Design AXI_LITE_PROJ, start of the top module:
module AXI_LITE_PROJ #(
    parameter   ADDRESS     =   32,
    parameter   DATA_WIDTH  =   32
)
(
    input                   clk,
    input                   reset_n,
    input      [31:0]       C_ADRR,
    input      [31:0]       C_DATA,
    input                   C_VALID,
    input                   C_VALID_R,
    input      [31:0]       C_ADRR_R,
    output     [31:0]       C_DATA_READ,
    input      [3:0 ]       C_STRB,
    output reg              READY_S
);
make LEC_CHECK=0 CAP_MARGIN=20 CORE_MARGIN=2 CORE_UTILIZATION=40 PLACE_DENSITY=0.6 SLEW_MARGIN=20 finish   # period 11.3 ns
run.sh (not shown) runs the stock make flow with config.mk's settings and CLKGATE_MAP_FILE=.
==> next run, changes <==
--- a/flow/config.mk
+++ b/flow/config.mk
@@ -8,5 +8,6 @@
 export CAP_MARGIN = 20
 export CORE_MARGIN = 2
-export CORE_UTILIZATION = 40
+export CORE_UTILIZATION = 58
+export CTS_CLUSTER_SIZE = 39
 export PLACE_DENSITY = 0.6
 export SLEW_MARGIN = 20
==> flow/constraint.sdc (replaced) <==
create_clock -name core_clock -period 6.42 [get_ports {clk}]
set_input_delay 1.2840 -clock core_clock [delete_from_list [all_inputs] [get_ports {clk}]]
set_output_delay 1.2840 -clock core_clock [all_outputs]
set_load 0.01 [all_outputs]
Now the flow ran to the end with violations: negative setup slack.
Synthesized area does not change.
Routed wire length came out higher by 8.3%.
Worst hold slack hardly moves.
Setup slack gets worse by 1.4 ns.
Combinational power climbs by 85%.
Power went up by 82%.
Global-route usage increases by 15 points.
Via count climbs by 6.6%.
Sequential share of layout area drops by 1.7 points.
==> next run, changes <==
==> flow/config.mk (replaced) <==
export PLATFORM = sky130hd
export DESIGN_NAME = AXI_LITE_PROJ
export DESIGN_NICKNAME = AXI_LITE_PROJ
export VERILOG_FILES = /design/flow/design.v
export SDC_FILE = /design/flow/constraint.sdc
export NUM_CORES = 4
export LEC_CHECK = 0
export ABC_AREA = 1
export CAP_MARGIN = 40
export CELL_PAD_IN_SITES_GLOBAL_PLACEMENT = 2
export CORE_ASPECT_RATIO = 0.93
export CORE_MARGIN = 5
export CORE_UTILIZATION = 64
export CTS_CLUSTER_DIAMETER = 68
export CTS_CLUSTER_SIZE = 69
export GPL_ROUTABILITY_DRIVEN = 1
export GPL_TIMING_DRIVEN = 0
export MAX_ROUTING_LAYER = met5
export PLACE_DENSITY_LB_ADDON = 0.18
export SETUP_SLACK_MARGIN = 0.2
export SLEW_MARGIN = 30
export TNS_END_PERCENT = 85
==> flow/constraint.sdc (replaced) <==
create_clock -name core_clock -period 10.0 [get_ports {clk}]
set_input_delay 2.0000 -clock core_clock [delete_from_list [all_inputs] [get_ports {clk}]]
set_output_delay 2.0000 -clock core_clock [all_outputs]
set_load 0.01 [all_outputs]
=> This time the run stopped in 3_1_place_gp_skip_io. Die size increases by about 3.6%. Area after synthesis increases by about 10%. Synthesized cell count increases by 76%.
==> next run, changes <==
==> flow/config.mk (replaced) <==
export PLATFORM = sky130hd
export DESIGN_NAME = AXI_LITE_PROJ
export DESIGN_NICKNAME = AXI_LITE_PROJ
export VERILOG_FILES = /design/flow/design.v
export SDC_FILE = /design/flow/constraint.sdc
export NUM_CORES = 4
export LEC_CHECK = 0
export CAP_MARGIN = 20
export CORE_MARGIN = 7
export CORE_UTILIZATION = 40
export CTS_CLUSTER_SIZE = 69
export MAX_ROUTING_LAYER = met4
export PLACE_DENSITY = 0.6
export SLEW_MARGIN = 20
What happened: The new run finished with timing, DRC and antenna clean; die size climbs by 48%; area after synthesis is lower by 8.7%; synthesized cell count decreases by 43%.
==> next run, changes <==
==> flow/config.mk (replaced) <==
export PLATFORM = sky130hd
export DESIGN_NAME = AXI_LITE_PROJ
export DESIGN_NICKNAME = AXI_LITE_PROJ
export VERILOG_FILES = /design/flow/design.v
export SDC_FILE = /design/flow/constraint.sdc
export NUM_CORES = 4
export LEC_CHECK = 0
export ABC_AREA = 0
export CAP_MARGIN = 30
export CELL_PAD_IN_SITES_GLOBAL_PLACEMENT = 3
export CORE_ASPECT_RATIO = 0.56
export CORE_MARGIN = 2
export CORE_UTILIZATION = 40
export CTS_CLUSTER_SIZE = 50
export GPL_ROUTABILITY_DRIVEN = 1
export GPL_TIMING_DRIVEN = 0
export PLACE_DENSITY_LB_ADDON = 0.19
export SLEW_MARGIN = 30
==> flow/constraint.sdc (replaced) <==
create_clock -name core_clock -period 7.69 [get_ports {clk}]
set_input_delay 1.5380 -clock core_clock [delete_from_list [all_inputs] [get_ports {clk}]]
set_output_delay 1.5380 -clock core_clock [all_outputs]
set_load 0.01 [all_outputs]
What happened: Now the flow completed, yet does not pass: negative setup slack. Power went up by 28%. Clock skew went down by 0.013 ns. Register-to-register slack got worse by 1.3 ns. Utilization went up by 2.1 points.
Power is estimated from default activity; no workload was simulated.
